// calculator
module calculator #(parameter BCDdigits = 2,parameter cols_count=4,parameter rows_count=4)(
                                                                                          input clk,rst,start,
                                                                                          output [cols_count-1:0] cols,
                                                                                          input [rows_count-1:0] rows,
                                                                                          output reg [7:0] digit1,digit2,digit3,digit4,
                                                                                          output reg sign);
  wire [BCDdigits*4*2-1:0] display;
  wire [3:0]encode_data;
  wire done,ack;
  keypad_controller kpad_controller(.clk(clk), .rst(rst), .enable(start), .ack(ack),.cols(cols),.rows(rows),.encode_data(encode_data),.done(done));
  control_logic control_logic(.data(encode_data), .clk(clk), .rst(rst), .done(done), .ack(ack), .display(display),.sign(sign));
  display disp(.display_data(display[15:0]),.seven_seg_data1(digit1),.seven_seg_data2(digit2),.seven_seg_data3(digit3),.seven_seg_data4(digit4));
 endmodule
clock: 75.0 ns
lec_check: 0
abc_area: 1
cap_margin: 5
core_aspect_ratio: 0.88
core_margin: 2
core_utilization: 71
cts_cluster_diameter: 260
cts_cluster_size: 17
slew_margin: 25
run.sh (not shown) runs the stock make flow with config.mk's settings and CLKGATE_MAP_FILE=.
The starting point went through all stages and came out clean.
Change:
- CAP_MARGIN: 5 -> 15
- CORE_ASPECT_RATIO: 0.88 -> default
- CORE_UTILIZATION: 71 -> 40
- CTS_CLUSTER_DIAMETER: 260 -> default
- CTS_CLUSTER_SIZE: 17 -> default
- SLEW_MARGIN: 25 -> 15
- clock period: 75.0 -> 85.0 ns (I/O delays scaled with it)
What happened: Area after synthesis stays the same; clock-buffer cell count falls by 2; routed wire length rises by 3.1%; worst setup slack gains 5.2 ns; final cell count rises by about 7.5%; final area barely changes.
Change:
- ABC_AREA: 1 -> default
- CAP_MARGIN: 15 -> 20
- CORE_ASPECT_RATIO: default -> 0.5
- CORE_MARGIN: 2 -> 8
- CORE_UTILIZATION: 40 -> 57
- CTS_CLUSTER_DIAMETER: default -> 187
- CTS_CLUSTER_SIZE: default -> 99
- GPL_ROUTABILITY_DRIVEN: default -> 0
- GPL_TIMING_DRIVEN: default -> 0
- SLEW_MARGIN: 15 -> 40
- TNS_END_PERCENT: default -> 5
After rerunning: Area after synthesis is lower by 13%; sequential cell count stays the same; sequential share of layout area climbs by 0.19 points.
Change:
- CORE_ASPECT_RATIO: 0.5 -> default
- CORE_MARGIN: 8 -> 2
- CORE_UTILIZATION: 57 -> 68
- CTS_CLUSTER_DIAMETER: 187 -> default
- CTS_CLUSTER_SIZE: 99 -> default
- GPL_ROUTABILITY_DRIVEN: 0 -> default
- GPL_TIMING_DRIVEN: 0 -> default
- SLEW_MARGIN: 40 -> 20
- TNS_END_PERCENT: 5 -> default
- clock period: 85.0 -> 85.1 ns (I/O delays scaled with it)
Utilization went up by 7.7 points.
Synthesized cell count does not change.
Cell area went down by a few percent.
Fmax went up slightly.
Die size went down by a quarter to a third.
Hold slack degrades by 0.012 ns.
Area after synthesis stays the same.
Count of clock-buffer cells in the layout went down by 1.
Setup slack improves by 1.4 ns.
Change:
- CORE_UTILIZATION: 68 -> 65
- HOLD_SLACK_MARGIN: default -> -0.1
- clock period: 85.1 -> 72.9 ns (I/O delays scaled with it)
- The new run finished with setup timing left
- die area goes up by about 4.5%
- sequential share of layout area falls by 0.89 points
- synthesized area is unchanged
- global-route usage went up by 0.63 points
- final area climbs by 15%

Starting RTL as in the previous note.
Design calculator, start of the top module:
module calculator #(parameter BCDdigits = 2,parameter cols_count=4,parameter rows_count=4)(
                                                                                          input clk,rst,start,
                                                                                          output [cols_count-1:0] cols,
                                                                                          input [rows_count-1:0] rows,
                                                                                          output reg [7:0] digit1,digit2,digit3,digit4,
                                                                                          output reg sign);
export LEC_CHECK = 0
export CAP_MARGIN = 20
export CORE_MARGIN = 2
export CORE_UTILIZATION = 40
export SLEW_MARGIN = 20
create_clock -name core_clock -period 48.7 [get_ports {clk}]
The starting point finished but failed the layout checks on setup timing.
Change:
ABC_AREA = 1   (was default)
CORE_UTILIZATION = 72   (was 40)
CTS_CLUSTER_SIZE = 95   (was default)
PLACE_DENSITY = 0.42   (was default)
clock period = 76.4 ns   (was 48.7 ns; I/O delays follow)
After rerunning: Now the flow produced a clean layout; hold slack is worse by 0.028 ns; via count goes down by 9.9%; worst setup slack is better by 31 ns; area after synthesis goes up by 15%; clock skew hardly moves; design area goes down by 25%; critical path depth goes up by 6.
Change:
ABC_AREA = default   (was 1)
CORE_UTILIZATION = 40   (was 72)
CTS_CLUSTER_SIZE = default   (was 95)
PLACE_DENSITY = default   (was 0.42)
clock period = 85.0 ns   (was 76.4 ns; I/O delays follow)
Via count drops by 11%.
Hold slack is better by 0.023 ns.
Clock skew barely changes.
Non-clock buffer count climbs by 115.
Count of clock-buffer cells in the layout climbs by 1.
Change:
CORE_UTILIZATION = 57   (was 40)
CTS_CLUSTER_DIAMETER = 187   (was default)
CTS_CLUSTER_SIZE = 99   (was default)
GPL_ROUTABILITY_DRIVEN = 0   (was default)
TNS_END_PERCENT = 5   (was default)
Result:
- The changed run passed the timing, DRC and antenna checks
- design area decreases by 1.2%
- clock-buffer cell count falls by 1
- core utilization came out higher by 18 points
- worst setup slack gets better by 0.28 ns
- hold slack gains 0.011 ns
- fmax rose by about 0.35%
- wire length grows by 2.2%
Change:
CAP_MARGIN = 40   (was 20)
CORE_ASPECT_RATIO = 1.74   (was default)
CORE_MARGIN = 8   (was 2)
HOLD_SLACK_MARGIN = 0.25   (was default)
SLEW_MARGIN = 0   (was 20)
TNS_END_PERCENT = 100   (was 5)
Outcome: Non-clock buffer count is higher by 63. Core utilization is higher by 0.27 points. Flip-flop count stays the same. Synthesized cell count is unchanged. Area after synthesis stays the same.
Change:
CAP_MARGIN = 20   (was 40)
CORE_ASPECT_RATIO = 1.23   (was 1.74)
GPL_TIMING_DRIVEN = 0   (was default)
HOLD_SLACK_MARGIN = -0.07   (was 0.25)
TNS_END_PERCENT = 5   (was 100)
After rerunning: Die area goes down by 0.37%. Non-clock buffer count goes up by 189. Global-route usage goes down by 6.6 points.

calculator again, from the RTL that the note above started with.
==> flow/design.v (excerpt) <==
module calculator #(parameter BCDdigits = 2,parameter cols_count=4,parameter rows_count=4)(
                                                                                          input clk,rst,start,
                                                                                          output [cols_count-1:0] cols,
                                                                                          input [rows_count-1:0] rows,
                                                                                          output reg [7:0] digit1,digit2,digit3,digit4,
                                                                                          output reg sign);
make LEC_CHECK=0 ABC_AREA=0 CAP_MARGIN=15 CORE_ASPECT_RATIO=1.14 CORE_MARGIN=2 CORE_UTILIZATION=65 CTS_CLUSTER_SIZE=63 SLEW_MARGIN=25 finish   # period 80.0 ns
Edit:
- CAP_MARGIN: 15 -> 30
- CORE_UTILIZATION: 65 -> 50
- CTS_CLUSTER_SIZE: 63 -> 32
- HOLD_SLACK_MARGIN: default -> 0.29
- PLACE_DENSITY: default -> 0.66
- clock period: 80.0 -> 87.7 ns (I/O delays scaled with it)
Effect: Clock skew falls by 16 ps. Routed wire length falls by 4.4%. Maximum frequency falls by 6.1%. Core utilization falls by 21 points. Clock-buffer cell count falls by 1. Cell area falls by 6.0%. Sequential share of layout area rises by 0.41 points. Global-route usage falls by 9.5 points. Setup slack is better by 2700 ps.
Edit:
- CAP_MARGIN: 30 -> 40
After rerunning:
- core utilization stays flat
- via count increases by 0.50%
- clock skew stays flat
Edit:
- CAP_MARGIN: 40 -> 35
- CORE_ASPECT_RATIO: 1.14 -> 0.5
- CTS_CLUSTER_DIAMETER: default -> 158
- CTS_CLUSTER_SIZE: 32 -> 99
- HOLD_SLACK_MARGIN: 0.29 -> default
- PLACE_DENSITY: 0.66 -> default
- clock period: 87.7 -> 140.0 ns (I/O delays scaled with it)
What happened: Utilization goes down by 2.3 points. Final cell count drops by about 1.4%. Wire length falls by 4.8%. Worst setup slack improved by 39000 ps. Die size barely changes. Maximum frequency falls by about 14%. Non-clock buffer count decreases by 90.
Edit:
- CORE_ASPECT_RATIO: 0.5 -> 1.14
- CORE_UTILIZATION: 50 -> 30
- CTS_CLUSTER_DIAMETER: 158 -> 167
- CTS_CLUSTER_SIZE: 99 -> 100
Worst setup slack got worse by 300 ps; hold slack stays flat; global-route usage drops by 12 points.

== red ==
calculator again, from the RTL that the note above started with.
clock: 116.0 ns
lec_check: 0
cap_margin: 20
core_margin: 2
core_utilization: 12
slew_margin: 20
No stage failed in red, and the final checks on the layout all came back clean.
Relative to red, the following input files were edited for blue:
--- a/flow/config.mk
+++ b/flow/config.mk
@@ -8,4 +8,4 @@
 export CAP_MARGIN = 20
 export CORE_MARGIN = 2
-export CORE_UTILIZATION = 12
+export CORE_UTILIZATION = 35
 export SLEW_MARGIN = 20
==> flow/constraint.sdc <==
create_clock -name core_clock -period 81.7 [get_ports {clk}]
set_input_delay 16.3400 -clock core_clock [delete_from_list [all_inputs] [get_ports {clk}]]
set_output_delay 16.3400 -clock core_clock [all_outputs]
set_load 0.01 [all_outputs]
==> comparison <==
Against red, non-clock buffer count in the final layout in blue rose by more than 100%. Lower maximum frequency goes to red over blue.
Edits applied to the flow inputs when going from blue to green:
--- a/flow/config.mk
+++ b/flow/config.mk
@@ -6,6 +6,9 @@
 export NUM_CORES = 4
 export LEC_CHECK = 0
+export ABC_AREA = 1
 export CAP_MARGIN = 20
 export CORE_MARGIN = 2
-export CORE_UTILIZATION = 35
+export CORE_UTILIZATION = 72
+export CTS_CLUSTER_DIAMETER = 41
+export PLACE_DENSITY_LB_ADDON = 0.21
 export SLEW_MARGIN = 20
==> flow/constraint.sdc <==
create_clock -name core_clock -period 68.6 [get_ports {clk}]
set_input_delay 13.7200 -clock core_clock [delete_from_list [all_inputs] [get_ports {clk}]]
set_output_delay 13.7200 -clock core_clock [all_outputs]
set_load 0.01 [all_outputs]
Findings:
Number of antenna cells inserted | green below blue. The run showing the greater routed wire length is green. Per the final summary, green finished and its layout is clean on timing, DRC and antenna. Delta (green minus blue): total of fill cells in the finished design shows a reduction of 5962, fraction of the core area covered by cells at the end of the flow saw an increase, final non-filler cell area up 6.9%, global routing usage summed across all routing layers climbed 18 points, number of post-CTS setup repair buffers went down by 12.
The following lists how orange was set up differently from green:
--- a/flow/config.mk
+++ b/flow/config.mk
@@ -6,9 +6,6 @@
 export NUM_CORES = 4
 export LEC_CHECK = 0
-export ABC_AREA = 1
 export CAP_MARGIN = 20
 export CORE_MARGIN = 2
-export CORE_UTILIZATION = 72
-export CTS_CLUSTER_DIAMETER = 41
-export PLACE_DENSITY_LB_ADDON = 0.21
+export CORE_UTILIZATION = 58
 export SLEW_MARGIN = 20
==> flow/constraint.sdc <==
create_clock -name core_clock -period 69.7 [get_ports {clk}]
set_input_delay 13.9400 -clock core_clock [delete_from_list [all_inputs] [get_ports {clk}]]
set_output_delay 13.9400 -clock core_clock [all_outputs]
set_load 0.01 [all_outputs]
### Flow results
green tops out at a higher clock frequency than orange.
Dominant kind of combinational cell = AND-OR/OR-AND gates: orange; dominant kind of combinational cell = simple AND/OR/NAND/NOR gates: green
Taking green as the reference point, the global-route track usage on met3 of orange rises by 1.6 points.
Per the comparison of orange with green, routed wire length grew by 21000 um, count of buffers inserted at the top-level ports held steady, share of the cycle needed by the critical path after routing grew by 14 points, via count of the first global-routing pass grew by 2995.
Layout checks on orange: not met. Flow itself completed; violations: negative setup slack.
> inputs changed (orange -> purple)
--- a/flow/config.mk
+++ b/flow/config.mk
@@ -8,4 +8,4 @@
 export CAP_MARGIN = 20
 export CORE_MARGIN = 2
-export CORE_UTILIZATION = 58
+export CORE_UTILIZATION = 30
 export SLEW_MARGIN = 20
==> flow/constraint.sdc <==
create_clock -name core_clock -period 115.0 [get_ports {clk}]
set_input_delay 23.0000 -clock core_clock [delete_from_list [all_inputs] [get_ports {clk}]]
set_output_delay 23.0000 -clock core_clock [all_outputs]
set_load 0.01 [all_outputs]
### Flow results
- Although it ran to completion, orange produced a layout that fails the final checks because of negative setup slack.
- purple: all stages complete, timing, DRC and antenna checks passed
- orange and purple ended up with nearly the same AND-OR/OR-AND share of the synthesized area.
- Compared with orange, purple instantiates a smaller number of cells.
- Relative to orange, the total number of cells along the worst setup path of purple is lower by 27.
- Relative to orange, half-perimeter wire length of the detailed placement result has decreased by 12% in purple.
- Relative to orange, the final cell area reported for purple is lower.
